File: design.v
module PC(
    input [31:0]npc,
    input clk,
    input rst_n,
    input stall_PC,
    output [31:0]pc
);
reg rst_n_reg;
reg [31:0]pc_reg;
assign pc=pc_reg;
always@(posedge clk)
begin
    rst_n_reg<=rst_n;    
end
always@(posedge clk or negedge rst_n)
begin
    if(~rst_n)
    begin
        pc_reg <= 0;
    end
    else if(~rst_n_reg)
    begin
        pc_reg <=0;
    end
    else if(stall_PC)
    begin
        pc_reg<=pc_reg;
    end
    else
    begin
        pc_reg <= npc;
    end
end
endmodule
module NPC(
    input [31:0]pc,
    input [31:0]c,
    input npc_op,
    output [31:0]pc_4,
    output [31:0]npc
);
reg [31:0]pc_4_reg;
reg [31:0]npc_reg;
assign pc_4=pc_4_reg;
assign npc=npc_reg;
always@(*)
begin
    pc_4_reg=pc+4;
end
always@(*)
begin
    case (npc_op)
        1'b0:
        begin
            npc_reg=pc+4;
        end 
        1'b1:
        begin
            npc_reg=c;
        end
        default: npc_reg=pc+4;
    endcase
end
endmodule
module RF(
    input [31:0]wD,
    input rst_n,
    input [4:0]wR,
    input [4:0]rR1,
    input [4:0]rR2,
    input we,
    input clk,
    output [31:0]rD1,
    output [31:0]rD2,
    output wire [31:0]rdata_19
);
reg [31:0]dataReg[31:0];
assign rD1 = (rR1 == 5'b0)?32'b0:dataReg[rR1];
assign rD2 = (rR2 == 5'b0)?32'b0:dataReg[rR2];
assign rdata_19 = dataReg[19];
always @(posedge clk or negedge rst_n) 
begin
    if(!rst_n)
    begin
        dataReg[0]  <= 32'b0;
        dataReg[1]  <= 32'b0;
        dataReg[2]  <= 32'b0;
        dataReg[3]  <= 32'b0;
        dataReg[4]  <= 32'b0;
        dataReg[5]  <= 32'b0;
        dataReg[6]  <= 32'b0;
        dataReg[7]  <= 32'b0;
        dataReg[8]  <= 32'b0;
        dataReg[9]  <= 32'b0;
        dataReg[10] <= 32'b0;
        dataReg[11] <= 32'b0;
        dataReg[12] <= 32'b0;
        dataReg[13] <= 32'b0;
        dataReg[14] <= 32'b0;
        dataReg[15] <= 32'b0;
        dataReg[16] <= 32'b0;
        dataReg[17] <= 32'b0;
        dataReg[18] <= 32'b0;
        dataReg[19] <= 32'b0;
        dataReg[20] <= 32'b0;
        dataReg[21] <= 32'b0;
        dataReg[22] <= 32'b0;
        dataReg[23] <= 32'b0;
        dataReg[24] <= 32'b0;
        dataReg[25] <= 32'b0;
        dataReg[26] <= 32'b0;
        dataReg[27] <= 32'b0;
        dataReg[28] <= 32'b0;
        dataReg[29] <= 32'b0;
        dataReg[30] <= 32'b0;
        dataReg[31] <= 32'b0;
    end
    else if(we && wR<32)
    begin
        dataReg[wR]<=wD;    
    end    
end
endmodule
module SEXT(
    input [24:0]din,
    input [2:0]sext_op,
    output [31:0]ext
);
reg [31:0] ext_reg;
assign ext=ext_reg;
always@(*)
begin
    case (sext_op)
        3'b000: 
        begin
            ext_reg={{20{din[24]}},din[24:13]};
        end
        3'b001: 
        begin
            ext_reg={{20{din[24]}},din[24:18],din[4:0]};
        end
        3'b010: 
        begin
            ext_reg={din[24:5],{12{1'b0}}};
        end
        3'b011: 
        begin
            ext_reg={{12{din[24]}},din[12:5],din[13],din[23:14],1'b0};
        end
        3'b100:
        begin
            ext_reg={{20{din[24]}},din[0],din[23:18],din[4:1],1'b0};
        end
        default: 
            ext_reg={{7{1'b0}},din[24:0]};
    endcase
end
endmodule
module Control(
    input [31:0]inst,
    input breq,
    input brlt,
    output npc_op,
    output rf_we,
    output brun,
    output asel,
    output bsel,
    output [1:0]wbsel,
    output dram_we,
    output [3:0]alu_op,
    output [2:0]sext_op,
    output reg rR1_use,
    output reg rR2_use
);
wire [10:0] op;
reg npc_op_reg;
reg rf_we_reg;
reg asel_reg;
reg bsel_reg;
reg [1:0]wbsel_reg;
reg dram_we_reg;
reg [3:0]alu_op_reg;
reg [2:0]sext_op_reg;
assign npc_op=npc_op_reg;
assign rf_we=rf_we_reg;
assign asel=asel_reg;
assign bsel=bsel_reg;
assign wbsel=wbsel_reg;
assign dram_we=dram_we_reg;
assign alu_op=alu_op_reg;
assign sext_op=sext_op_reg;
assign op = {inst[30],inst[14:12],inst[6:0]};
always@(*)
begin
    case (op)
        11'b00001100111:
        begin
            npc_op_reg=1;
        end
        11'b10001100111:
        begin
            npc_op_reg=1;
        end
        11'b00001100011:
        begin
            if (breq==1) 
            begin
                npc_op_reg=1;    
            end
            else
            begin
                npc_op_reg=0;
            end
        end
        11'b10001100011:
        begin
            if (breq==1) 
            begin
                npc_op_reg=1;    
            end
            else
            begin
                npc_op_reg=0;
            end
        end
        11'b00011100011:
        begin
            if (breq==1) 
            begin
                npc_op_reg=0;    
            end
            else
            begin
                npc_op_reg=1;
            end
        end
        11'b10011100011:
        begin
            if (breq==1) 
            begin
                npc_op_reg=0;    
            end
            else
            begin
                npc_op_reg=1;
            end
        end
        11'b01001100011:
        begin
            if (brlt==1) 
            begin
                npc_op_reg=1;    
            end
            else
            begin
                npc_op_reg=0;
            end
        end
        11'b11001100011:
        begin
            if (brlt==1) 
            begin
                npc_op_reg=1;    
            end
            else
            begin
                npc_op_reg=0;
            end
        end
        11'b01011100011:
        begin
            if (brlt==1) 
            begin
                npc_op_reg=0;    
            end
            else
            begin
                npc_op_reg=1;
            end
        end
        11'b11011100011:
        begin
            if (brlt==1) 
            begin
                npc_op_reg=0;    
            end
            else
            begin
                npc_op_reg=1;
            end
        end
        default:
        begin
            case (op[6:0])
                7'b1101111: 
                begin
                    npc_op_reg=1;
                end
                default: npc_op_reg=0;
            endcase
        end
    endcase
end
always@(*)
begin
    sext_op_reg=0;
    case(op)
        11'b00000110011:
        begin
            alu_op_reg=0;
            rf_we_reg=1;
            asel_reg=1;
            bsel_reg=0;
            dram_we_reg=0;
            wbsel_reg=1;
            rR1_use=1;
            rR2_use=1;
        end
        11'b10000110011:
        begin
            alu_op_reg=1;
            rf_we_reg=1;
            asel_reg=1;
            bsel_reg=0;
            dram_we_reg=0;
            wbsel_reg=1;
            rR1_use=1;
            rR2_use=1;
        end
        11'b01110110011:
        begin
            alu_op_reg=2;
            rf_we_reg=1;
            asel_reg=1;
            bsel_reg=0;
            dram_we_reg=0;
            wbsel_reg=1;
            rR1_use=1;
            rR2_use=1;
        end
        11'b01100110011:
        begin
            alu_op_reg=3;
            rf_we_reg=1;
            asel_reg=1;
            bsel_reg=0;
            dram_we_reg=0;
            wbsel_reg=1;
            rR1_use=1;
            rR2_use=1;
        end
        11'b01000110011:
        begin
            alu_op_reg=4;
            rf_we_reg=1;
            asel_reg=1;
            bsel_reg=0;
            dram_we_reg=0;
            wbsel_reg=1;
            rR1_use=1;
            rR2_use=1;
        end
        11'b00010110011:
        begin
            alu_op_reg=5;
            rf_we_reg=1;
            asel_reg=1;
            bsel_reg=0;
            dram_we_reg=0;
            wbsel_reg=1;
            rR1_use=1;
            rR2_use=1;
        end
        11'b01010110011:
        begin
            alu_op_reg=6;
            rf_we_reg=1;
            asel_reg=1;
            bsel_reg=0;
            dram_we_reg=0;
            wbsel_reg=1;
            rR1_use=1;
            rR2_use=1;
        end
        11'b11010110011:
        begin
            alu_op_reg=7;
            rf_we_reg=1;
            asel_reg=1;
            bsel_reg=0;
            dram_we_reg=0;
            wbsel_reg=1;
            rR1_use=1;
            rR2_use=1;
        end
        11'b00000010011:
        begin
            alu_op_reg=0;
            sext_op_reg=0;
            rf_we_reg=1;
            asel_reg=1;
            bsel_reg=1;
            dram_we_reg=0;
            wbsel_reg=1;
            rR1_use=1;
            rR2_use=0;
        end
        11'b10000010011:
        begin
            alu_op_reg=0;
            sext_op_reg=0;
            rf_we_reg=1;
            asel_reg=1;
            bsel_reg=1;
            dram_we_reg=0;
            wbsel_reg=1;
            rR1_use=1;
            rR2_use=0;
        end
        11'b01110010011:
        begin
            alu_op_reg=2;
            sext_op_reg=0;
            rf_we_reg=1;
            asel_reg=1;
            bsel_reg=1;
            dram_we_reg=0;
            wbsel_reg=1;
            rR1_use=1;
            rR2_use=0;
        end
        11'b11110010011:
        begin
            alu_op_reg=2;
            sext_op_reg=0;
            rf_we_reg=1;
            asel_reg=1;
            bsel_reg=1;
            dram_we_reg=0;
            wbsel_reg=1;
            rR1_use=1;
            rR2_use=0;
        end
        11'b01100010011:
        begin
            alu_op_reg=3;
            sext_op_reg=0;
            rf_we_reg=1;
            asel_reg=1;
            bsel_reg=1;
            dram_we_reg=0;
            wbsel_reg=1;
            rR1_use=1;
            rR2_use=0;
        end
        11'b11100010011:
        begin
            alu_op_reg=3;
            sext_op_reg=0;
            rf_we_reg=1;
            asel_reg=1;
            bsel_reg=1;
            dram_we_reg=0;
            wbsel_reg=1;
            rR1_use=1;
            rR2_use=0;
        end
        11'b01000010011:
        begin
            alu_op_reg=4;
            sext_op_reg=0;
            rf_we_reg=1;
            asel_reg=1;
            bsel_reg=1;
            dram_we_reg=0;
            wbsel_reg=1;
            rR1_use=1;
            rR2_use=0;
        end
        11'b11000010011:
        begin
            alu_op_reg=4;
            sext_op_reg=0;
            rf_we_reg=1;
            asel_reg=1;
            bsel_reg=1;
            dram_we_reg=0;
            wbsel_reg=1;
            rR1_use=1;
            rR2_use=0;
        end
        11'b00010010011:
        begin
            alu_op_reg=5;
            sext_op_reg=0;
            rf_we_reg=1;
            asel_reg=1;
            bsel_reg=1;
            dram_we_reg=0;
            wbsel_reg=1;
            rR1_use=1;
            rR2_use=0;
        end
        11'b01010010011:
        begin
            alu_op_reg=6;
            sext_op_reg=0;
            rf_we_reg=1;
            asel_reg=1;
            bsel_reg=1;
            dram_we_reg=0;
            wbsel_reg=1;
            rR1_use=1;
            rR2_use=0;
        end
        11'b11010010011:
        begin
            alu_op_reg=7;
            sext_op_reg=0;
            rf_we_reg=1;
            asel_reg=1;
            bsel_reg=1;
            dram_we_reg=0;
            wbsel_reg=1;
            rR1_use=1;
            rR2_use=0;
        end
        11'b00100000011:
        begin
            alu_op_reg=0;
            sext_op_reg=0;
            rf_we_reg=1;
            asel_reg=1;
            bsel_reg=1;
            dram_we_reg=0;
            wbsel_reg=2;
            rR1_use=1;
            rR2_use=0;
        end
        11'b10100000011:
        begin
            alu_op_reg=0;
            sext_op_reg=0;
            rf_we_reg=1;
            asel_reg=1;
            bsel_reg=1;
            dram_we_reg=0;
            wbsel_reg=2;
            rR1_use=1;
            rR2_use=0;
        end
        11'b00001100111:
        begin
            alu_op_reg=0;
            sext_op_reg=0;
            rf_we_reg=1;
            asel_reg=1;
            bsel_reg=1;
            dram_we_reg=0;
            wbsel_reg=0;
            rR1_use=1;
            rR2_use=0;
        end
        11'b10001100111:
        begin
            alu_op_reg=0;
            sext_op_reg=0;
            rf_we_reg=1;
            asel_reg=1;
            bsel_reg=1;
            dram_we_reg=0;
            wbsel_reg=0;
            rR1_use=1;
            rR2_use=0;
        end
        11'b00100100011:
        begin
            alu_op_reg=0;
            sext_op_reg=1;
            rf_we_reg=0;
            asel_reg=1;
            bsel_reg=1;
            dram_we_reg=1;
            wbsel_reg=1;
            rR1_use=1;
            rR2_use=1;
        end
        11'b10100100011:
        begin
            alu_op_reg=0;
            sext_op_reg=1;
            rf_we_reg=0;
            asel_reg=1;
            bsel_reg=1;
            dram_we_reg=1;
            wbsel_reg=1;
            rR1_use=1;
            rR2_use=1;
        end
        11'b00001100011:
        begin
            alu_op_reg=0;
            sext_op_reg=4;
            rf_we_reg=0;
            asel_reg=0;
            bsel_reg=1;
            dram_we_reg=0;
            wbsel_reg=1;
            rR1_use=1;
            rR2_use=1;
        end
        11'b10001100011:
        begin
            alu_op_reg=0;
            sext_op_reg=4;
            rf_we_reg=0;
            asel_reg=0;
            bsel_reg=1;
            dram_we_reg=0;
            wbsel_reg=1;
            rR1_use=1;
            rR2_use=1;
        end
        11'b00011100011:
        begin
            alu_op_reg=0;
            sext_op_reg=4;
            rf_we_reg=0;
            asel_reg=0;
            bsel_reg=1;
            dram_we_reg=0;
            wbsel_reg=1;
            rR1_use=1;
            rR2_use=1;
        end
        11'b10011100011:
        begin
            alu_op_reg=0;
            sext_op_reg=4;
            rf_we_reg=0;
            asel_reg=0;
            bsel_reg=1;
            dram_we_reg=0;
            wbsel_reg=1;
            rR1_use=1;
            rR2_use=1;
        end
        11'b01001100011:
        begin
            alu_op_reg=0;
            sext_op_reg=4;
            rf_we_reg=0;
            asel_reg=0;
            bsel_reg=1;
            dram_we_reg=0;
            wbsel_reg=1;
            rR1_use=1;
            rR2_use=1;
        end
        11'b11001100011:
        begin
            alu_op_reg=0;
            sext_op_reg=4;
            rf_we_reg=0;
            asel_reg=0;
            bsel_reg=1;
            dram_we_reg=0;
            wbsel_reg=1;
            rR1_use=1;
            rR2_use=1;
        end
        11'b01011100011:
        begin
            alu_op_reg=0;
            sext_op_reg=4;
            rf_we_reg=0;
            asel_reg=0;
            bsel_reg=1;
            dram_we_reg=0;
            wbsel_reg=1;
            rR1_use=1;
            rR2_use=1;
        end
        11'b11011100011:
        begin
            alu_op_reg=0;
            sext_op_reg=4;
            rf_we_reg=0;
            asel_reg=0;
            bsel_reg=1;
            dram_we_reg=0;
            wbsel_reg=1;
            rR1_use=1;
            rR2_use=1;
        end
        default:
        begin
            case (op[6:0])
                7'b0110111: 
                begin
                    alu_op_reg=8;
                    sext_op_reg=2;
                    rf_we_reg=1;
                    asel_reg=0;
                    bsel_reg=1;
                    dram_we_reg=0;
                    wbsel_reg=1;
                    rR1_use=0;
                    rR2_use=0;
                end
                7'b1101111: 
                begin
                    alu_op_reg=0;
                    sext_op_reg=3;
                    rf_we_reg=1;
                    asel_reg=0;
                    bsel_reg=1;
                    dram_we_reg=0;
                    wbsel_reg=0;
                    rR1_use=0;
                    rR2_use=0;
                end
                default:
                begin
                    alu_op_reg=15;
                    sext_op_reg=0;
                    rf_we_reg=0;
                    asel_reg=1;
                    bsel_reg=0;
                    dram_we_reg=0;
                    wbsel_reg=1;
                    rR1_use=0;
                    rR2_use=0;
                end
            endcase
        end
    endcase
end
endmodule
module BC(
    input [31:0]a,
    input [31:0]b,
    input BrUn,
    output BrEq,
    output BrLt
);
reg BrEq_reg;
reg BrLt_reg;
assign BrEq = BrEq_reg;
assign BrLt = BrLt_reg;
always@(*)
begin
    if(a==b)
    begin
        BrEq_reg = 1;
        BrLt_reg = 0;
    end
    else if($signed(a)<$signed(b))
    begin
        BrLt_reg = 1;
        BrEq_reg = 0;
    end
    else
    begin
        BrEq_reg = 0;
        BrLt_reg = 0;
    end
end
endmodule
module ALU(
    input [31:0]a,
    input [31:0]b,
    input [3:0]op,
    output [31:0]c
);
reg [31:0]c_reg;
wire [4:0] shift;
assign c=c_reg;
assign shift = b[4:0];
always@(*)
begin
    case(op)
        4'b0000:
        begin
            c_reg=a+b;
        end
        4'b0001:
        begin
            c_reg=a-b;
        end
        4'b0010:
        begin
            c_reg=a&b;
        end
        4'b0011:
        begin
            c_reg=a|b;
        end
        4'b0100:
        begin
            c_reg=a^b;
        end
        4'b0101:
        begin
            case(shift)
                5'd00: c_reg = a;
                5'd01: c_reg = a << 01;
                5'd02: c_reg = a << 02;
                5'd03: c_reg = a << 03;
                5'd04: c_reg = a << 04;
                5'd05: c_reg = a << 05;
                5'd06: c_reg = a << 06;
                5'd07: c_reg = a << 07;
                5'd08: c_reg = a << 08;
                5'd09: c_reg = a << 09;
                5'd10: c_reg = a << 10;
                5'd11: c_reg = a << 11;
                5'd12: c_reg = a << 12;
                5'd13: c_reg = a << 13;
                5'd14: c_reg = a << 14;
                5'd15: c_reg = a << 15;
                5'd16: c_reg = a << 16;
                5'd17: c_reg = a << 17;
                5'd18: c_reg = a << 18;
                5'd19: c_reg = a << 19;
                5'd20: c_reg = a << 20;
                5'd21: c_reg = a << 21;
                5'd22: c_reg = a << 22;
                5'd23: c_reg = a << 23;
                5'd24: c_reg = a << 24;
                5'd25: c_reg = a << 25;
                5'd26: c_reg = a << 26;
                5'd27: c_reg = a << 27;
                5'd28: c_reg = a << 28;
                5'd29: c_reg = a << 29;
                5'd30: c_reg = a << 30;
                5'd31: c_reg = a << 31;
                default: c_reg = a;
            endcase
        end
        4'b0110:
        begin
            case(shift)
                5'd00: c_reg = a;
                5'd01: c_reg = a >> 01;
                5'd02: c_reg = a >> 02;
                5'd03: c_reg = a >> 03;
                5'd04: c_reg = a >> 04;
                5'd05: c_reg = a >> 05;
                5'd06: c_reg = a >> 06;
                5'd07: c_reg = a >> 07;
                5'd08: c_reg = a >> 08;
                5'd09: c_reg = a >> 09;
                5'd10: c_reg = a >> 10;
                5'd11: c_reg = a >> 11;
                5'd12: c_reg = a >> 12;
                5'd13: c_reg = a >> 13;
                5'd14: c_reg = a >> 14;
                5'd15: c_reg = a >> 15;
                5'd16: c_reg = a >> 16;
                5'd17: c_reg = a >> 17;
                5'd18: c_reg = a >> 18;
                5'd19: c_reg = a >> 19;
                5'd20: c_reg = a >> 20;
                5'd21: c_reg = a >> 21;
                5'd22: c_reg = a >> 22;
                5'd23: c_reg = a >> 23;
                5'd24: c_reg = a >> 24;
                5'd25: c_reg = a >> 25;
                5'd26: c_reg = a >> 26;
                5'd27: c_reg = a >> 27;
                5'd28: c_reg = a >> 28;
                5'd29: c_reg = a >> 29;
                5'd30: c_reg = a >> 30;
                5'd31: c_reg = a >> 31;
                default: c_reg = a;
            endcase
        end
        4'b0111:
        begin
            case(shift)
                5'd00: c_reg = a;
                5'd01: c_reg = $signed(a) >>> 01;
                5'd02: c_reg = $signed(a) >>> 02;
                5'd03: c_reg = $signed(a) >>> 03;
                5'd04: c_reg = $signed(a) >>> 04;
                5'd05: c_reg = $signed(a) >>> 05;
                5'd06: c_reg = $signed(a) >>> 06;
                5'd07: c_reg = $signed(a) >>> 07;
                5'd08: c_reg = $signed(a) >>> 08;
                5'd09: c_reg = $signed(a) >>> 09;
                5'd10: c_reg = $signed(a) >>> 10;
                5'd11: c_reg = $signed(a) >>> 11;
                5'd12: c_reg = $signed(a) >>> 12;
                5'd13: c_reg = $signed(a) >>> 13;
                5'd14: c_reg = $signed(a) >>> 14;
                5'd15: c_reg = $signed(a) >>> 15;
                5'd16: c_reg = $signed(a) >>> 16;
                5'd17: c_reg = $signed(a) >>> 17;
                5'd18: c_reg = $signed(a) >>> 18;
                5'd19: c_reg = $signed(a) >>> 19;
                5'd20: c_reg = $signed(a) >>> 20;
                5'd21: c_reg = $signed(a) >>> 21;
                5'd22: c_reg = $signed(a) >>> 22;
                5'd23: c_reg = $signed(a) >>> 23;
                5'd24: c_reg = $signed(a) >>> 24;
                5'd25: c_reg = $signed(a) >>> 25;
                5'd26: c_reg = $signed(a) >>> 26;
                5'd27: c_reg = $signed(a) >>> 27;
                5'd28: c_reg = $signed(a) >>> 28;
                5'd29: c_reg = $signed(a) >>> 29;
                5'd30: c_reg = $signed(a) >>> 30;
                5'd31: c_reg = $signed(a) >>> 31;
                default: c_reg = a;
            endcase
        end
        4'b1000:
        begin
            c_reg=b;
        end
        default:c_reg=a;
    endcase
end
endmodule
module hazard_ctrl(
    input   [4:0] wR_EX,
    input   [4:0] wR_MEM,
    input   [4:0] wR_WB,
    input   rf_we_EX,
    input   rf_we_MEM,
    input   rf_we_WB,
    input   [4:0] rR1_ID,
    input   [4:0] rR2_ID,
    input   rR1_use,
    input   rR2_use,
    input   [31:0] pc4_EX,
    input   [31:0] c_EX,
    input   [31:0] wD_MEM,
    input   [31:0] wD_WB,
    input   [1:0] WBsel_EX,
    input   npc_op_EX,
    output  reg [31:0] rD1_fw,
    output  reg [31:0] rD2_fw,
    output  rD1_fw_op,
    output  rD2_fw_op,
    output  reg stall_PC,
    output  reg stall_IF_ID,
    output  reg flush_IF_ID,
    output  reg flush_ID_EX
);
wire [31:0] wD_EX = (WBsel_EX==0)?pc4_EX:c_EX;
wire r1_wb_hazard_EX,r1_wb_hazard_MEM,r1_wb_hazard_WB;
wire r2_wb_hazard_EX,r2_wb_hazard_MEM,r2_wb_hazard_WB;
assign rD1_fw_op=((r1_wb_hazard_EX&(WBsel_EX!=1))|r1_wb_hazard_MEM|r1_wb_hazard_WB);
assign rD2_fw_op=((r2_wb_hazard_EX&(WBsel_EX!=1))|r2_wb_hazard_MEM|r2_wb_hazard_WB);
assign r1_wb_hazard_EX = ((wR_EX==rR1_ID)&rf_we_EX&rR1_use&(wR_EX!=5'b0));
assign r1_wb_hazard_MEM= ((wR_MEM==rR1_ID)&rf_we_MEM&rR1_use&(wR_MEM!=5'b0));
assign r1_wb_hazard_WB = ((wR_WB==rR1_ID)&rf_we_WB&rR1_use&(wR_WB!=5'b0));
assign r2_wb_hazard_EX = ((wR_EX==rR2_ID)&rf_we_EX&rR2_use&(wR_EX!=5'b0));
assign r2_wb_hazard_MEM= ((wR_MEM==rR2_ID)&rf_we_MEM&rR2_use&(wR_MEM!=5'b0));
assign r2_wb_hazard_WB = ((wR_WB==rR2_ID)&rf_we_WB&rR2_use&(wR_WB!=5'b0));
always@(*)
begin
    if(r1_wb_hazard_EX) rD1_fw=wD_EX;
    else if(r1_wb_hazard_MEM) rD1_fw=wD_MEM;
    else if(r1_wb_hazard_WB) rD1_fw=wD_WB;
    else    rD1_fw=0;
end
always@(*)
begin
    if(r2_wb_hazard_EX) rD2_fw=wD_EX;
    else if(r2_wb_hazard_MEM) rD2_fw=wD_MEM;
    else if(r2_wb_hazard_WB) rD2_fw=wD_WB;
    else    rD2_fw=0;
end
wire load_hazard = ((r1_wb_hazard_EX | r2_wb_hazard_EX)&(WBsel_EX==1));
always@(*)
begin
    if(load_hazard) stall_PC=1;
    else    stall_PC=0;
end
always@(*)
begin
    if(load_hazard) stall_IF_ID=1;
    else    stall_IF_ID=0;
end
wire ctrl_hazard = npc_op_EX;
always@(*)
begin
    if(ctrl_hazard) flush_IF_ID=1;
    else    flush_IF_ID=0;
end
always@(*)
begin
    if(ctrl_hazard) flush_ID_EX=1;
    else if(load_hazard)    flush_ID_EX=1;
    else    flush_ID_EX=0;
end
endmodule
module Reg_IF_ID(
    input   clk,
    input   rst_n,
    input   [31:0]inst_IF,
    input   [31:0]pc_IF,
    input   [31:0]pc4_IF,
    input   stall_IF_ID,
    input   flush_IF_ID,
    output  reg [31:0]inst_ID,
    output  reg [31:0]pc_ID,
    output  reg [31:0]pc4_ID
);
always@(posedge clk or negedge rst_n)
begin
    if(~rst_n)
    begin
        inst_ID<=0;
    end
    else if(flush_IF_ID)
    begin
        inst_ID<=0;
    end
    else if(stall_IF_ID)
    begin
        inst_ID<=inst_ID;
    end
    else
    begin
        inst_ID<=inst_IF;
    end
end
always@(posedge clk or negedge rst_n)
begin
    if(~rst_n)
    begin
        pc_ID<=0;
    end
    else if(flush_IF_ID)
    begin
        pc_ID<=0;
    end
    else if(stall_IF_ID)
    begin
        pc_ID<=pc_ID;
    end
    else
    begin
        pc_ID<=pc_IF;
    end
end
always@(posedge clk or negedge rst_n)
begin
    if(~rst_n)
    begin
        pc4_ID<=0;
    end
    else if(flush_IF_ID)
    begin
        pc4_ID<=0;
    end
    else if(stall_IF_ID)
    begin
        pc4_ID<=pc4_ID;
    end
    else
    begin
        pc4_ID<=pc4_IF;
    end
end
endmodule
module Reg_ID_EX(
    input   clk,
    input   rst_n,
    input   [31:0]pc_ID,
    input   [31:0]pc4_ID,
    input   [31:0]rD1_ID,
    input   [31:0]rD2_ID,
    input   [31:0]ext_ID,
    input   [4:0]wR_ID,
    input   Bsel_ID,
    input   Asel_ID,
    input   [3:0]Alu_op_ID,
    input   RF_we_ID,
    input   Dram_we_ID,
    input   [1:0]WBsel_ID,
    input   npc_op_ID,
    input   flush_ID_EX,
    input   [31:0]rD1_fw,
    input   [31:0]rD2_fw,
    input   rD1_fw_op,
    input   rD2_fw_op,
    output  reg [31:0]pc_EX,
    output  reg [31:0]pc4_EX,
    output  reg [31:0]rD1_EX,
    output  reg [31:0]rD2_EX,
    output  reg [31:0]ext_EX,
    output  reg [4:0]wR_EX,
    output  reg Bsel_EX,
    output  reg Asel_EX,
    output  reg [3:0]Alu_op_EX,
    output  reg RF_we_EX,
    output  reg Dram_we_EX,
    output  reg [1:0]WBsel_EX,
    output  reg npc_op_EX
);
always@(posedge clk or negedge rst_n)
begin
    if(~rst_n)
    begin
        npc_op_EX<=0;
    end
    else
    begin
        npc_op_EX<=npc_op_ID;
    end
end
always@(posedge clk or negedge rst_n)
begin
    if(~rst_n)
    begin
        WBsel_EX<=0;
    end
    else if(flush_ID_EX)
    begin
        WBsel_EX<=0;
    end
    else
    begin
        WBsel_EX<=WBsel_ID;
    end
end
always@(posedge clk or negedge rst_n)
begin
    if(~rst_n)
    begin
        Dram_we_EX<=0;
    end
    else if(flush_ID_EX)
    begin
        Dram_we_EX<=0;
    end
    else
    begin
        Dram_we_EX<=Dram_we_ID;
    end
end
always@(posedge clk or negedge rst_n)
begin
    if(~rst_n)
    begin
        RF_we_EX<=0;
    end
    else if(flush_ID_EX)
    begin
        RF_we_EX<=0;
    end
    else
    begin
        RF_we_EX<=RF_we_ID;
    end
end
always@(posedge clk or negedge rst_n)
begin
    if(~rst_n)
    begin
        Alu_op_EX<=0;
    end
    else if(flush_ID_EX)
    begin
        Alu_op_EX<=0;
    end
    else
    begin
        Alu_op_EX<=Alu_op_ID;
    end
end
always@(posedge clk or negedge rst_n)
begin
    if(~rst_n)
    begin
        Asel_EX<=0;
    end
    else
    begin
        Asel_EX<=Asel_ID;
    end
end
always@(posedge clk or negedge rst_n)
begin
    if(~rst_n)
    begin
        Bsel_EX<=0;
    end
    else
    begin
        Bsel_EX<=Bsel_ID;
    end
end
always@(posedge clk or negedge rst_n)
begin
    if(~rst_n)
    begin
        wR_EX<=0;
    end
    else
    begin
        wR_EX<=wR_ID;
    end
end
always@(posedge clk or negedge rst_n)
begin
    if(~rst_n)
    begin
        pc_EX<=0;
    end
    else
    begin
        pc_EX<=pc_ID;
    end
end
always@(posedge clk or negedge rst_n)
begin
    if(~rst_n)
    begin
        pc4_EX<=0;
    end
    else
    begin
        pc4_EX<=pc4_ID;
    end
end
always@(posedge clk or negedge rst_n)
begin
    if(~rst_n)
    begin
        rD1_EX<=0;
    end
    else if(rD1_fw_op)
    begin
        rD1_EX<=rD1_fw;
    end
    else
    begin
        rD1_EX<=rD1_ID;
    end
end
always@(posedge clk or negedge rst_n)
begin
    if(~rst_n)
    begin
        rD2_EX<=0;
    end
    else if(rD2_fw_op)
    begin
        rD2_EX<=rD2_fw;
    end
    else
    begin
        rD2_EX<=rD2_ID;
    end
end
always@(posedge clk or negedge rst_n)
begin
    if(~rst_n)
    begin
        ext_EX<=0;
    end
    else
    begin
        ext_EX<=ext_ID;
    end
end
endmodule
module Reg_EX_MEM(
    input   clk,
    input   rst_n,
    input   [31:0]pc4_EX,
    input   [31:0]c_EX,
    input   [31:0]rD2_EX,
    input   [4:0]wR_EX,
    input   RF_we_EX,
    input   Dram_we_EX,
    input   [1:0]WBsel_EX,
    output  reg [31:0] pc4_MEM,
    output  reg [31:0] c_MEM,
    output  reg [31:0] rD2_MEM,
    output  reg [4:0] wR_MEM,
    output  reg RF_we_MEM,
    output  reg Dram_we_MEM,
    output  reg [1:0] WBsel_MEM
);
always@(posedge clk or negedge rst_n)
begin
    if(~rst_n)
    begin
        rD2_MEM<=0;
    end
    else
    begin
        rD2_MEM<=rD2_EX;
    end
end
always@(posedge clk or negedge rst_n)
begin
    if(~rst_n)
    begin
        pc4_MEM<=0;
    end
    else
    begin
        pc4_MEM<=pc4_EX;
    end
end
always@(posedge clk or negedge rst_n)
begin
    if(~rst_n)
    begin
        c_MEM<=0;
    end
    else
    begin
        c_MEM<=c_EX;
    end
end
always@(posedge clk or negedge rst_n)
begin
    if(~rst_n)
    begin
        wR_MEM<=0;
    end
    else
    begin
        wR_MEM<=wR_EX;
    end
end
always@(posedge clk or negedge rst_n)
begin
    if(~rst_n)
    begin
        RF_we_MEM<=0;
    end
    else
    begin
        RF_we_MEM<=RF_we_EX;
    end
end
always@(posedge clk or negedge rst_n)
begin
    if(~rst_n)
    begin
        Dram_we_MEM<=0;
    end
    else
    begin
        Dram_we_MEM<=Dram_we_EX;
    end
end
always@(posedge clk or negedge rst_n)
begin
    if(~rst_n)
    begin
        WBsel_MEM<=0;
    end
    else
    begin
        WBsel_MEM<=WBsel_EX;
    end
end
endmodule
module Reg_MEM_WB(
    input   clk,
    input   rst_n,
    input   [31:0]RF_wd_MEM,
    input   [4:0]wR_MEM,
    input   RF_we_MEM,
    output  reg [31:0] RF_wd_WB,
    output  reg [4:0] wR_WB,
    output  reg RF_we_WB
);
always@(posedge clk or negedge rst_n)
begin
    if(~rst_n)
    begin
        RF_wd_WB<=0;
    end
    else
    begin
        RF_wd_WB<=RF_wd_MEM;
    end
end
always@(posedge clk or negedge rst_n)
begin
    if(~rst_n)
    begin
        wR_WB<=0;
    end
    else
    begin
        wR_WB<=wR_MEM;
    end
end
always@(posedge clk or negedge rst_n)
begin
    if(~rst_n)
    begin
        RF_we_WB<=0;
    end
    else
    begin
        RF_we_WB<=RF_we_MEM;
    end
end
endmodule
module cpu_top(
    input wire clk,
    input wire rst_n,
    input wire [31:0] rData,
    input wire [31:0] inst,
    output wire [31:0] pc,
    output wire [31:0] display,
    output wire [31:0] addr,
    output wire [31:0] wData,
    output wire wen,
    output wire [31:0] rdata_19
);
wire [31:0] rdata_19_out;
assign rdata_19 = rdata_19_out;
assign display = inst;
wire [31:0] npc;
wire npc_op;
wire [31:0] pc_4;
wire [2:0] sext_op;
wire [31:0] ext;
wire rf_we;
wire [31:0] regData_1;
wire [31:0] regData_2;
wire [31:0] regData_wb;
wire brun;
wire breq;
wire brlt;
wire bsel;
wire asel;
wire [31:0] alu_a;
wire [31:0] alu_b;
wire [31:0] alu_c;
wire [3:0] alu_op;
wire dram_we;
wire [31:0] dram_rd;
wire [1:0] wbsel;
assign alu_a = (Asel_EX_con==1)?rD1_EX_con:pc_EX_con;
assign alu_b = (Bsel_EX_con==1)?ext_EX_con:rD2_EX_con;
assign regData_wb = (WBsel_MEM_con==0)?pc4_MEM_con:((WBsel_MEM_con==1)?c_MEM_con:dram_rd);
assign addr=c_MEM_con;
assign wData=rD2_MEM_con;
assign wen = Dram_we_MEM_con;
assign dram_rd=rData;
wire [31:0]inst_ID_con;
wire [31:0]pc_ID_con,pc_EX_con;
wire [31:0]pc4_ID_con,pc4_EX_con,pc4_MEM_con;
wire [31:0]rD1_EX_con,rD2_EX_con,rD2_MEM_con;
wire [31:0]ext_EX_con;
wire [4:0]wR_EX_con,wR_MEM_con,wR_WB_con;
wire Asel_EX_con,Bsel_EX_con;
wire [3:0]Alu_op_EX_con;
wire RF_we_EX_con,RF_we_MEM_con,RF_we_WB_con;
wire Dram_we_EX_con,Dram_we_MEM_con;
wire [1:0]WBsel_EX_con,WBsel_MEM_con;
wire [31:0]c_MEM_con;
wire [31:0]RF_wd_WB_con;
wire [31:0]rD1_fw_con,rD2_fw_con;
wire stall_PC_con,stall_IF_ID_con;
wire flush_IF_ID_con,flush_ID_EX_con;
wire rD1_fw_op_con,rD2_fw_op_con;
wire rR1_use_con,rR2_use_con;
wire npc_op_EX_con;
hazard_ctrl U_hazard_ctrl(
    .wR_EX(wR_EX_con),
    .wR_MEM(wR_MEM_con),
    .wR_WB(wR_WB_con),
    .rf_we_EX(RF_we_EX_con),
    .rf_we_MEM(RF_we_MEM_con),
    .rf_we_WB(RF_we_WB_con),
    .rR1_ID(inst_ID_con[19:15]),
    .rR2_ID(inst_ID_con[24:20]),
    .pc4_EX(pc4_EX_con),
    .c_EX(alu_c),
    .wD_MEM(regData_wb),
    .wD_WB(RF_wd_WB_con),
    .WBsel_EX(WBsel_EX_con),
    .npc_op_EX(npc_op_EX_con),
    .rR1_use(rR1_use_con),
    .rR2_use(rR2_use_con),
    .rD1_fw(rD1_fw_con),
    .rD2_fw(rD2_fw_con),
    .rD1_fw_op(rD1_fw_op_con),
    .rD2_fw_op(rD2_fw_op_con),
    .stall_PC(stall_PC_con),
    .stall_IF_ID(stall_IF_ID_con),
    .flush_IF_ID(flush_IF_ID_con),
    .flush_ID_EX(flush_ID_EX_con)
);
NPC npcImpl(
    .pc(pc),
    .c(alu_c),
    .npc_op(npc_op_EX_con),
    .pc_4(pc_4),
    .npc(npc)
);
PC pcImpl(
    .pc(pc),
    .clk(clk),
    .rst_n(rst_n),
    .stall_PC(stall_PC_con),
    .npc(npc)
);
Reg_IF_ID U_Reg_IF_ID(
    .clk(clk),
    .rst_n(rst_n),
    .inst_IF(inst),
    .pc_IF(pc),
    .pc4_IF(pc_4),
    .stall_IF_ID(stall_IF_ID_con),
    .flush_IF_ID(flush_IF_ID_con),
    .inst_ID(inst_ID_con),
    .pc_ID(pc_ID_con),
    .pc4_ID(pc4_ID_con)
);
RF rfImpl(
    .wD(RF_wd_WB_con),
    .wR(wR_WB_con),
    .rR1(inst_ID_con[19:15]),
    .rR2(inst_ID_con[24:20]),
    .we(RF_we_WB_con),
    .clk(clk),
    .rst_n(rst_n),
    .rD1(regData_1),
    .rD2(regData_2),
    .rdata_19(rdata_19_out)
);
SEXT sextImpl(
    .din(inst_ID_con[31:7]),
    .sext_op(sext_op),
    .ext(ext)
);
Reg_ID_EX U_Reg_ID_EX(
    .clk(clk),
    .rst_n(rst_n),
    .pc_ID(pc_ID_con),
    .pc4_ID(pc4_ID_con),
    .rD1_ID(regData_1),
    .rD2_ID(regData_2),
    .ext_ID(ext),
    .wR_ID(inst_ID_con[11:7]),
    .Bsel_ID(bsel),
    .Asel_ID(asel),
    .Alu_op_ID(alu_op),
    .RF_we_ID(rf_we),
    .Dram_we_ID(dram_we),
    .WBsel_ID(wbsel),
    .npc_op_ID(npc_op),
    .flush_ID_EX(flush_ID_EX_con),
    .rD1_fw(rD1_fw_con),
    .rD2_fw(rD2_fw_con),
    .rD1_fw_op(rD1_fw_op_con),
    .rD2_fw_op(rD2_fw_op_con),
    .npc_op_EX(npc_op_EX_con),
    .pc_EX(pc_EX_con),
    .pc4_EX(pc4_EX_con),
    .rD1_EX(rD1_EX_con),
    .rD2_EX(rD2_EX_con),
    .ext_EX(ext_EX_con),
    .wR_EX(wR_EX_con),
    .Bsel_EX(Bsel_EX_con),
    .Asel_EX(Asel_EX_con),
    .Alu_op_EX(Alu_op_EX_con),
    .RF_we_EX(RF_we_EX_con),
    .Dram_we_EX(Dram_we_EX_con),
    .WBsel_EX(WBsel_EX_con)
);
BC bcImpl(
    .a(regData_1),
    .b(regData_2),
    .BrUn(brun),
    .BrEq(breq),
    .BrLt(brlt)
);
ALU aluImpl(
    .a(alu_a),
    .b(alu_b),
    .op(Alu_op_EX_con),
    .c(alu_c)
);
Reg_EX_MEM U_Reg_EX_MEM(
    .clk(clk),
    .rst_n(rst_n),
    .pc4_EX(pc4_EX_con),
    .c_EX(alu_c),
    .rD2_EX(rD2_EX_con),
    .wR_EX(wR_EX_con),
    .RF_we_EX(RF_we_EX_con),
    .Dram_we_EX(Dram_we_EX_con),
    .WBsel_EX(WBsel_EX_con),
    .pc4_MEM(pc4_MEM_con),
    .c_MEM(c_MEM_con),
    .rD2_MEM(rD2_MEM_con),
    .wR_MEM(wR_MEM_con),
    .RF_we_MEM(RF_we_MEM_con),
    .Dram_we_MEM(Dram_we_MEM_con),
    .WBsel_MEM(WBsel_MEM_con)
);
Reg_MEM_WB U_Reg_MEM_WB(
    .clk(clk),
    .rst_n(rst_n),
    .RF_wd_MEM(regData_wb),
    .wR_MEM(wR_MEM_con),
    .RF_we_MEM(RF_we_MEM_con),
    .RF_wd_WB(RF_wd_WB_con),
    .wR_WB(wR_WB_con),
    .RF_we_WB(RF_we_WB_con)
);
Control controlImpl(
    .inst(inst_ID_con),
    .breq(breq),
    .brlt(brlt),
    .npc_op(npc_op),
    .rf_we(rf_we),
    .brun(brun),
    .asel(asel),
    .bsel(bsel),
    .wbsel(wbsel),
    .dram_we(dram_we),
    .alu_op(alu_op),
    .sext_op(sext_op),
    .rR1_use(rR1_use_con),
    .rR2_use(rR2_use_con)
);
endmodule
File: run.sh
#!/bin/bash
# the make line also repeats each setting of config.mk as NAME=value (left out here)
make -C /OpenROAD-flow-scripts/flow DESIGN_CONFIG=/design/flow/config.mk WORK_HOME=/design/flow/orfs CLKGATE_MAP_FILE= finish
File: config.mk
export PLATFORM = sky130hd
export DESIGN_NAME = cpu_top
export DESIGN_NICKNAME = cpu_top
export VERILOG_FILES = /design/flow/design.v
export SDC_FILE = /design/flow/constraint.sdc
export NUM_CORES = 4
export LEC_CHECK = 0
export CAP_MARGIN = 20
export CORE_MARGIN = 2
export CORE_UTILIZATION = 20
export PLACE_DENSITY = 0.38
export SLEW_MARGIN = 20
File: constraint.sdc
create_clock -name core_clock -period 12.8 [get_ports {clk}]
set_input_delay 2.5600 -clock core_clock [delete_from_list [all_inputs] [get_ports {clk}]]
set_output_delay 2.5600 -clock core_clock [all_outputs]
set_load 0.01 [all_outputs]
==> impl_metrics.env, run 1 <==
# implementation run metrics
export IMPL_status="complete, no violations"
export IMPL_h_tree_depth=4
export IMPL_ys_sh_aoi_pct=21.9
export IMPL_critPathTopFamily="simple AND/OR/NAND/NOR gates"
export IMPL_crit_path_end_kind="register"
export IMPL_cp_slowest_cell="a211oi_1"
export IMPL_final_hold_viol_count=0
export IMPL_grt_pass1_vias=75200
export IMPL_seqPwrFrac_pct=42.5
export IMPL_p_switching_uw=3180
export IMPL_yosysMostFrequentCell="dfrtp_1"
export IMPL_drc_errors=0
export IMPL_common_cells="1439 x dfrtp_1, 1005 x mux2_2, 664 x a22oi_1"
export IMPL_crit_path_start_kind="register"
export IMPL_power_density_nw_per_um2=117
export IMPL_synth_warnings=13
export IMPL_fillerInstances=42500
export IMPL_crit_fanout=23
export IMPL_clk_pin_slew_worst_paths_ns=0.06
export IMPL_worstHoldStart="U_Reg_ID_EX.Dram_we_EX"
export IMPL_fin_crit_ns=7.72
export IMPL_pg_comb_uw=1130
export IMPL_setup_viol_count_final=0
export IMPL_postCtsSetupBuffers=0
export IMPL_power_leader="clock"
export IMPL_postCtsHoldBufs=0
export IMPL_grt_start_max_net_pins=158
export IMPL_firstDrtPassIters=13
export IMPL_clk_latency_ns=0.91
export IMPL_wl_per_cell_um=41.4
export IMPL_worstReg2RegEnd="U_Reg_ID_EX.npc_op_EX"
export IMPL_cts_root_buf="clkbuf_16"
export IMPL_netSwitchingFraction_pct=28.4
export IMPL_arrival_ns=8.38
export IMPL_cts_buffer_depth=4
export IMPL_antenna_found_initial=52
export IMPL_ys_cells=7772
export IMPL_grt_overflow_total=0
export IMPL_rsz0062_at_grt="no"
export IMPL_crit_cells=18
export IMPL_syn_area_um2=80200
export IMPL_fp_util_pct=20.1
export IMPL_avgSynthCellArea_um2=10.3
export IMPL_worst_pin_slew_ns=1.32
export IMPL_hold_slack_ns=0.357
export IMPL_internal_power_uw=8040
export IMPL_cts_sinks=1441
export IMPL_slew_limit_headroom_pct=12.2
export IMPL_portBuffers=226
export IMPL_simple_gate_area_share_pct=9.72
export IMPL_synthArstFlopShare_pct=99.9
export IMPL_reg2regPathDepth=18
export IMPL_setup_tns_ns=0
export IMPL_ir_worst_vdd_mv=0.0963
export IMPL_numCtsBuffers=176
export IMPL_netlist_top_cell_by_area="dfrtp_1"
export IMPL_fin_nets=7939
export IMPL_worstReg2RegStart="U_Reg_IF_ID.inst_ID[24]"
export IMPL_flop_cell="dfrtp_1"
export IMPL_p_clk_uw=5330
export IMPL_crit_buf_inv=3
export IMPL_areaGrowthSynthToFinish_pct=19.2
export IMPL_wl_um=546000
export IMPL_mux_share_pct=15.6
export IMPL_p_seq_uw=4770
export IMPL_leakagePower_uw=0.0409
export IMPL_gp_congestion=0.978
export IMPL_vias_per_cell=5.89
export IMPL_final_cells=13200
export IMPL_row_count=232
export IMPL_drv_cap=0
export IMPL_vias=77700
export IMPL_worstHoldEndpoint="U_Reg_EX_MEM.Dram_we_MEM"
export IMPL_drt_iter0_drc=12400
export IMPL_openroad_warnings=95
export IMPL_ios=227
export IMPL_rrSetupSlack_ns=5.08
export IMPL_worstHoldPathCells=0
export IMPL_grt_use_total_pct=25.9
export IMPL_crit_end="U_Reg_ID_EX.npc_op_EX"
export IMPL_fin_skew_ns=0.102
export IMPL_period_used_pct=60.3
export IMPL_setup_worst_path_start="U_Reg_IF_ID.inst_ID[24]"
export IMPL_crit_path_max_incr_delay_ns=0.85
export IMPL_synth_edff_count=0
export IMPL_place_hpwl_um=350000
export IMPL_topCombFamilyByArea="AND-OR/OR-AND gates"
export IMPL_crit_type="register to register"
export IMPL_clock_fmax_mhz=130
export IMPL_pwr_share_clk_pct=47.5
export IMPL_fa_ha_area_share_pct=2.10
export IMPL_postSynthSeqShare_pct=45.0
export IMPL_synth_top_area_share_pct=44.9
export IMPL_drv_slew=0
export IMPL_total_power_uw=11200
export IMPL_ys_flops=1441
export IMPL_p_comb_share_pct=10.1
export IMPL_ant_nets=0
export IMPL_synth_cell_types=112
export IMPL_core_um2=399000
export IMPL_top_cells_by_area="dfrtp_1 45%, mux2_2 14%, a22oi_1 6.2%, nand2_1 2.7%, clkbuf_1 2.7%"
export IMPL_syn_nets=7972
export IMPL_worstPathCellList="nand2b_1, nor2_4, buf_4, a22oi_1, nand4_1, nor2_1, a22oi_1, inv_1, ha_1, nand2_1, nor3_1, nand2_1, nor4_2, buf_4, nor2_1, a32o_1, a211oi_1, nand3_1"
export IMPL_cts_resized_gates=0
export IMPL_utilization_pct=23.9
export IMPL_grt_pass1_wl_um=722000
export IMPL_worstPathRequired_ns=13.46
export IMPL_die_area_um2=406000
export IMPL_fp_dieH_um=637
export IMPL_hold_path_class="register to register"
export IMPL_cts_tree="done"
export IMPL_yosys_area_um2=80200
export IMPL_ys_sh_xor_pct=1.04
export IMPL_dp_cells=12800
export IMPL_synthCells=7772
export IMPL_die_w_um=637
## cell type report
| class | instances | area [µm²] | share of cell area (%) |
|---|---|---|---|
| sequential | 1441 | 36100 | 37.8 |
| inverter | 103 | 392 | 0.410 |
| tap | 5265 | 6590 | 6.89 |
| clock inverter | 64 | 902 | 0.944 |
| multi-input combinational | 5430 | 41300 | 43.2 |
| antenna | 58 | 145 | 0.152 |
| clock buffer | 245 | 5020 | 5.26 |
| timing repair buffer | 587 | 5140 | 5.38 |
## layer usage
layer  routed length, µm  up-vias  GRT usage [%]
li1                    -    29700              -
met4               40700       38           15.3
met1              206000    40100           31.1
met3               58700     1878           8.51
met5                 309        -          0.177
met2              241000     6004           40.2
## stage by stage
| step | cell area, µm² | worst slack (ns) |
|---|---|---|
| final | 95600 | 5.08 |
| after CTS | 95300 | 5.39 |
| after global placement | 89300 | 4.86 |
| after detailed placement | 89400 | 5.41 |
| after floorplan | 80200 | 7.56 |
| after global routing | 95500 | 5.06 |
==> inputs of run 2 (changes only) <==
CORE_UTILIZATION = 59   (was 20)
PLACE_DENSITY = unset   (was 0.38)
SETUP_SLACK_MARGIN = 1.57   (was unset)
clock period = 6.12 ns   (was 12.8 ns; I/O delays follow)
==> run 2 against run 1 <==
Effect of this change:
- the flow now stops in global routing (5_1_grt)
- area after synthesis is the same
- synthesized cell count stayed put
- die size decreased by 66%
==> impl_metrics.env, run 2 <==
# source this file to load flow results
export IMPL_status="stopped before the end"
export IMPL_lastStage="global routing (5_1_grt)"
export IMPL_error="[ERROR GRT-0116] Global routing finished with congestion. Check the congestion regions in the DRC Viewer."
export IMPL_common_cells="1439 x dfrtp_1, 1005 x mux2_2, 664 x a22oi_1"
export IMPL_fp_dieH_um=373
export IMPL_synth_top_area_share_pct=44.9
export IMPL_yosys_area_um2=80200
export IMPL_mux_share_pct=15.6
export IMPL_cts_sinks=1441
export IMPL_ys_cells=7772
export IMPL_cts_root_buf="clkbuf_16"
export IMPL_die_w_um=373
export IMPL_grt_use_total_pct=77.0
export IMPL_fp_util_pct=59.3
export IMPL_numCtsBuffers=146
export IMPL_postCtsHoldBufs=0
export IMPL_dp_cells=9524
export IMPL_yosysMostFrequentCell="dfrtp_1"
export IMPL_core_um2=135000
export IMPL_ys_sh_xor_pct=1.04
export IMPL_placed_area_um2=87100
export IMPL_gp_congestion=1.18
export IMPL_synthArstFlopShare_pct=99.9
export IMPL_ios=227
export IMPL_synth_warnings=13
export IMPL_netlist_top_cell_by_area="dfrtp_1"
export IMPL_avgSynthCellArea_um2=10.3
export IMPL_syn_nets=7972
export IMPL_synth_cell_types=112
export IMPL_syn_area_um2=80200
export IMPL_h_tree_depth=4
export IMPL_die_area_um2=139000
export IMPL_row_count=135
export IMPL_cts_buffer_depth=3
export IMPL_flop_cell="dfrtp_1"
export IMPL_synthCells=7772
export IMPL_topCombFamilyByArea="AND-OR/OR-AND gates"
export IMPL_grt_overflow_total=28
export IMPL_postSynthSeqShare_pct=45.0
export IMPL_fa_ha_area_share_pct=2.10
export IMPL_portBuffers=226
export IMPL_top_cells_by_area="dfrtp_1 45%, mux2_2 14%, a22oi_1 6.2%, nand2_1 2.7%, clkbuf_1 2.7%"
export IMPL_place_hpwl_um=309000
export IMPL_ys_flops=1441
export IMPL_synth_edff_count=0
export IMPL_simple_gate_area_share_pct=9.72
export IMPL_ys_sh_aoi_pct=21.9
## run 2: timing repair
| action | in CTS |
|---|---|
| endpoints found under the hold margin | 0 |
| buffers inserted | 225 |
| pin swaps | 150 |
| setup endpoints to repair | 125 |
| resized | 229 |
| gates cloned | 6 |
## run 2: through the flow
step / setup slack, ns / total power (µW)
3_3_place_gp: 0.453 / 12300
2_1_floorplan: 1.55 / 11100
3_5_place_dp: 0.478 / 12400
4_1_cts: 1.41 / 21900
## run 2: layer usage
layer	track usage, %	GRT overflow
met5	21.7	0
met4	79.5	16
met3	62.4	1
met2	91.7	11
met1	77.8	0
==> inputs of run 3 (changes only) <==
CORE_UTILIZATION = 58   (was 59)
SETUP_SLACK_MARGIN = unset   (was 1.57)
clock period = 5.82 ns   (was 6.12 ns; I/O delays follow)
==> run 3 against run 2 <==
Effect of this change:
- the run again fails in global routing (5_1_grt)
- die size is 1.7% higher
- synthesized cell count stayed put
- area after synthesis stayed put
==> impl_metrics.env, run 3 <==
# source this file to load flow results
export IMPL_status="stopped before the end"
export IMPL_lastStage="global routing (5_1_grt)"
export IMPL_error="[ERROR GRT-0116] Global routing finished with congestion. Check the congestion regions in the DRC Viewer."
export IMPL_avgSynthCellArea_um2=10.3
export IMPL_ios=227
export IMPL_top_cells_by_area="dfrtp_1 45%, mux2_2 14%, a22oi_1 6.2%, nand2_1 2.7%, clkbuf_1 2.7%"
export IMPL_die_w_um=376
export IMPL_fa_ha_area_share_pct=2.10
export IMPL_netlist_top_cell_by_area="dfrtp_1"
export IMPL_synth_warnings=13
export IMPL_synth_edff_count=0
export IMPL_cts_resized_gates=0
export IMPL_row_count=136
export IMPL_topCombFamilyByArea="AND-OR/OR-AND gates"
export IMPL_postCtsHoldBufs=0
export IMPL_grt_use_total_pct=72.9
export IMPL_place_hpwl_um=317000
export IMPL_ys_flops=1441
export IMPL_ys_sh_aoi_pct=21.9
export IMPL_portBuffers=226
export IMPL_synthCells=7772
export IMPL_yosys_area_um2=80200
export IMPL_ys_sh_xor_pct=1.04
export IMPL_common_cells="1439 x dfrtp_1, 1005 x mux2_2, 664 x a22oi_1"
export IMPL_ys_cells=7772
export IMPL_synthArstFlopShare_pct=99.9
export IMPL_fp_util_pct=58.4
export IMPL_core_um2=137000
export IMPL_numCtsBuffers=148
export IMPL_mux_share_pct=15.6
export IMPL_synth_cell_types=112
export IMPL_syn_area_um2=80200
export IMPL_die_area_um2=141000
export IMPL_cts_buffer_depth=3
export IMPL_dp_slack_ns=0.122
export IMPL_gp_congestion=1.18
export IMPL_synth_top_area_share_pct=44.9
export IMPL_postCtsSetupBuffers=0
export IMPL_flop_cell="dfrtp_1"
export IMPL_fp_dieH_um=376
export IMPL_dp_cells=9574
export IMPL_cts_sinks=1441
export IMPL_grt_overflow_total=2
export IMPL_postSynthSeqShare_pct=45.0
export IMPL_cts_root_buf="clkbuf_16"
export IMPL_h_tree_depth=4
export IMPL_yosysMostFrequentCell="dfrtp_1"
export IMPL_syn_nets=7972
export IMPL_simple_gate_area_share_pct=9.72
-- run 3: through the flow --
stage | total power [µW] | TNS [ns] | cell area, µm²
floorplan | 11600 | 0 | 80200
global placement | 13000 | -0.138 | 87400
detailed placement | 13000 | 0 | 87500
CTS | 22900 | 0 | 92600
-- run 3: metal layers --
metal	GRT overflow	global-route usage [%]
met2	1	89.0
met1	0	74.5
met3	0	57.1
met4	1	70.7
met5	0	26.5
==> inputs of run 4 (changes only) <==
CORE_UTILIZATION = 66   (was 58)
CTS_CLUSTER_DIAMETER = 354   (was unset)
CTS_CLUSTER_SIZE = 98   (was unset)
PLACE_DENSITY = 0.36   (was unset)
clock period = 4.74 ns   (was 5.82 ns; I/O delays follow)
==> run 4 against run 3 <==
Effect of this change:
- the run again fails in global routing (5_1_grt)
- area after synthesis unchanged
- synthesized cell count did not move
- die size is 12% lower
==> impl_metrics.env, run 4 <==
# source this file to load flow results
export IMPL_status="stopped before the end"
export IMPL_lastStage="global routing (5_1_grt)"
export IMPL_error="[ERROR GRT-0116] Global routing finished with congestion. Check the congestion regions in the DRC Viewer."
export IMPL_gp_congestion=1.34
export IMPL_synth_edff_count=0
export IMPL_syn_area_um2=80200
export IMPL_die_w_um=353
export IMPL_fp_dieH_um=353
export IMPL_common_cells="1439 x dfrtp_1, 1005 x mux2_2, 664 x a22oi_1"
export IMPL_ys_sh_aoi_pct=21.9
export IMPL_yosysMostFrequentCell="dfrtp_1"
export IMPL_postCtsHoldBufs=0
export IMPL_fp_util_pct=66.7
export IMPL_h_tree_depth=1
export IMPL_avgSynthCellArea_um2=10.3
export IMPL_dp_slack_ns=-0.239
export IMPL_portBuffers=226
export IMPL_flop_cell="dfrtp_1"
export IMPL_synthArstFlopShare_pct=99.9
export IMPL_synthCells=7772
export IMPL_ios=227
export IMPL_synth_cell_types=112
export IMPL_core_um2=120000
export IMPL_ys_sh_xor_pct=1.04
export IMPL_ys_flops=1441
export IMPL_cts_buffer_depth=3
export IMPL_numCtsBuffers=18
export IMPL_fa_ha_area_share_pct=2.10
export IMPL_syn_nets=7972
export IMPL_synth_top_area_share_pct=44.9
export IMPL_yosys_area_um2=80200
export IMPL_simple_gate_area_share_pct=9.72
export IMPL_top_cells_by_area="dfrtp_1 45%, mux2_2 14%, a22oi_1 6.2%, nand2_1 2.7%, clkbuf_1 2.7%"
export IMPL_cts_root_buf="clkbuf_16"
export IMPL_cts_sinks=1441
export IMPL_mux_share_pct=15.6
export IMPL_ys_cells=7772
export IMPL_place_hpwl_um=294000
export IMPL_grt_use_total_pct=77.7
export IMPL_topCombFamilyByArea="AND-OR/OR-AND gates"
export IMPL_row_count=127
export IMPL_synth_warnings=13
export IMPL_die_area_um2=124000
export IMPL_grt_overflow_total=153
export IMPL_postSynthSeqShare_pct=45.0
export IMPL_netlist_top_cell_by_area="dfrtp_1"
==> run 4: per-layer routing <==
layer | GRT overflow | track usage [%]
met3 | 5 | 66.7
met5 | 2 | 32.8
met1 | 1 | 79.9
met4 | 74 | 71.7
met2 | 71 | 90.9
==> run 4: repair_timing <==
item                       in CTS
buffers inserted                1
resized                        30
setup endpoints to repair      33
pin swaps                       3
==> run 4: stage by stage <==
| step | cells | hold slack [ns] | TNS, ns | total power [µW] | area, µm² |
|---|---|---|---|---|---|
| floorplan | 7772 | 0.331 | 0 | 14300 | 80200 |
| detailed placement | 9732 | 0.362 | -2.31 | 16100 | 90400 |
| CTS | 9765 | 0.131 | 0 | 20100 | 91100 |
| global placement | 9732 | 0.336 | -0.629 | 16100 | 90400 |
==> inputs of run 5 (changes only) <==
ABC_AREA = 1   (was unset)
CORE_UTILIZATION = 44   (was 66)
CTS_CLUSTER_DIAMETER = unset   (was 354)
CTS_CLUSTER_SIZE = unset   (was 98)
PLACE_DENSITY = 0.38   (was 0.36)
SETUP_SLACK_MARGIN = 1.27   (was unset)
TNS_END_PERCENT = 10   (was unset)
clock period = 4.43 ns   (was 4.74 ns; I/O delays follow)
==> run 5 against run 4 <==
Effect of this change:
- the layout now fails its checks (setup timing)
- synthesized cell count rose by 42%
- area after synthesis is 2.7% higher
- die size rose by 53%
==> impl_metrics.env, run 5 <==
# implementation run metrics
export IMPL_status="failed layout checks"
export IMPL_failed_checks="setup timing"
export IMPL_cts_sinks=1441
export IMPL_crit_fanout=15
export IMPL_wl_um=525000
export IMPL_grt_pass1_wl_um=722000
export IMPL_die_w_um=437
export IMPL_dp_slack_ns=-0.554
export IMPL_crit_path_max_incr_delay_ns=0.58
export IMPL_crit_cells=24
export IMPL_grt_use_total_pct=53.8
export IMPL_synth_edff_count=0
export IMPL_top_cells_by_area="dfrtp_1 44%, nand2_1 15%, o21ai_0 9.0%, inv_1 3.7%, nand3_1 3.1%"
export IMPL_pwr_share_clk_pct=44.0
export IMPL_crit_type="register to register"
export IMPL_topCombFamilyByArea="simple AND/OR/NAND/NOR gates"
export IMPL_flop_cell="dfrtp_1"
export IMPL_yosysMostFrequentCell="nand2_1"
export IMPL_worst_pin_slew_ns=1.31
export IMPL_final_cells=14700
export IMPL_setup_viol_count_final=9
export IMPL_fin_skew_ns=0.0492
export IMPL_slew_limit_headroom_pct=11.9
export IMPL_worstReg2RegStart="U_Reg_IF_ID.inst_ID[24]"
export IMPL_dp_cells=14300
export IMPL_rrSetupSlack_ns=-0.19
export IMPL_crit_buf_inv=5
export IMPL_grt_start_max_net_pins=184
export IMPL_syn_nets=11200
export IMPL_internal_power_uw=23000
export IMPL_antenna_found_initial=56
export IMPL_worstHoldEndpoint="U_Reg_EX_MEM.Dram_we_MEM"
export IMPL_ys_sh_xor_pct=0.575
export IMPL_synthArstFlopShare_pct=99.9
export IMPL_cpMostUsedCell="nand2_1"
export IMPL_drv_cap=0
export IMPL_cp_slowest_cell="nand4_1"
export IMPL_mux_share_pct=0
export IMPL_pg_comb_uw=4490
export IMPL_fillerInstances=17200
export IMPL_p_switching_uw=9390
export IMPL_netlist_top_cell_by_area="dfrtp_1"
export IMPL_syn_area_um2=82300
export IMPL_clock_fmax_mhz=216
export IMPL_simple_gate_area_share_pct=25.8
export IMPL_common_cells="3316 x nand2_1, 1474 x o21ai_0, 1439 x dfrtp_1"
export IMPL_avgSynthCellArea_um2=7.47
export IMPL_vias_per_cell=6.57
export IMPL_numCtsBuffers=158
export IMPL_final_comb_area_um2=41700
export IMPL_synthCells=11000
export IMPL_clk_pin_slew_worst_paths_ns=0.06
export IMPL_vias=96800
export IMPL_core_um2=186000
export IMPL_setup_worst_path_start="U_Reg_IF_ID.inst_ID[24]"
export IMPL_row_count=158
export IMPL_cts_root_buf="clkbuf_16"
export IMPL_arrival_ns=5.32
export IMPL_worstPathRequired_ns=5.13
export IMPL_ios=227
export IMPL_reg2regPathDepth=24
export IMPL_cts_buffer_depth=3
export IMPL_h_tree_depth=4
export IMPL_worstPathCellList="inv_2, buf_4, nand3_2, buf_4, nand2_1, a221oi_2, nand4_1, nor3_2, nand3_1, and2_1, inv_1, ha_1, a21oi_1, nand3b_1, a21oi_1, a2111oi_2, buf_4, nand2_1, nand2_1, nand2_1, nand2_1, nand3_1, nand3_1, nand4_1"
export IMPL_regArea_um2=36100
export IMPL_synth_warnings=13
export IMPL_yosys_area_um2=82300
export IMPL_power_leader="clock"
export IMPL_place_hpwl_um=387000
export IMPL_firstDrtPassIters=10
export IMPL_grt_overflow_total=0
export IMPL_drt_iter0_drc=17500
export IMPL_openroad_warnings=88
export IMPL_setup_ws_ns=-0.194
export IMPL_power_density_nw_per_um2=308
export IMPL_hold_path_class="register to register"
export IMPL_ant_nets=0
export IMPL_clk_latency_ns=0.89
export IMPL_grt_pass1_vias=90400
export IMPL_gp_congestion=1.11
export IMPL_worstReg2RegEnd="U_Reg_ID_EX.npc_op_EX"
export IMPL_worstHoldStart="U_Reg_ID_EX.Dram_we_EX"
export IMPL_cts_tree="done"
export IMPL_ys_sh_aoi_pct=19.5
export IMPL_fin_crit_ns=4.62
export IMPL_p_clk_uw=14300
export IMPL_setup_tns_ns=-0.356
export IMPL_placed_area_um2=96600
export IMPL_portBuffers=226
export IMPL_seqPwrFrac_pct=42.1
export IMPL_crit_path_end_kind="register"
export IMPL_ys_cells=11000
export IMPL_synth_top_area_share_pct=43.7
export IMPL_p_comb_share_pct=13.9
export IMPL_fin_nets=12300
export IMPL_ir_worst_vdd_mv=0.408
export IMPL_final_hold_viol_count=0
export IMPL_fa_ha_area_share_pct=2.05
export IMPL_die_area_um2=191000
export IMPL_crit_path_start_kind="register"
export IMPL_synth_cell_types=74
export IMPL_drc_errors=0
export IMPL_postSynthSeqShare_pct=43.8
export IMPL_worstHoldPathCells=0
export IMPL_critPathTopFamily="simple AND/OR/NAND/NOR gates"
export IMPL_areaGrowthSynthToFinish_pct=27.6
export IMPL_wl_per_cell_um=35.6
export IMPL_fp_dieH_um=437
export IMPL_crit_end="U_Reg_ID_EX.npc_op_EX"
export IMPL_ys_flops=1441
export IMPL_drv_slew=0
export IMPL_design_area_um2=105000
export IMPL_rsz0062_at_grt="yes"
export IMPL_netSwitchingFraction_pct=29.0
export IMPL_period_used_pct=104
export IMPL_fp_util_pct=44.3
export IMPL_leakagePower_uw=0.0478
export IMPL_p_seq_uw=13600
-- run 5: what timing repair did --
action,4_1_cts,5_1_grt
hold buffers,1,0
hold endpoints to repair,15,0
pin swaps,61,124
gates resized,255,323
gates cloned,1,0
setup endpoints to repair,233,244
setup buffers,32,44
-- run 5: metrics by stage --
step           hold WS (ns)  util (%)  power, µW
5_1_grt               0.381      56.6      32900
4_1_cts               0.373      55.7      31800
2_1_floorplan         0.331         -      15200
3_3_place_gp          0.335      52.0      17700
3_5_place_dp          0.360      52.0      17700
6_report              0.369      56.6      32400
-- run 5: cell type report --
cell class,count,share of cell area [%]
timing repair buffer,1707,14.5
clock inverter,68,0.922
timing repair inverter,1,0.00595
multi-input combinational,7933,39.7
sequential,1441,34.3
inverter,859,3.12
clock buffer,219,4.35
tap,2480,2.95
antenna,36,0.0857
-- run 5: per-layer routing --
| layer | GRT usage, % | wire (µm) | vias up |
|---|---|---|---|
| met3 | 19.5 | 67500 | 2912 |
| met4 | 56.4 | 71800 | 28 |
| met2 | 77.3 | 215000 | 8656 |
| li1 | - | - | 39500 |
| met1 | 59.8 | 170000 | 45800 |
| met5 | 0 | 188 | - |
Power and IR drop assume default switching activity.
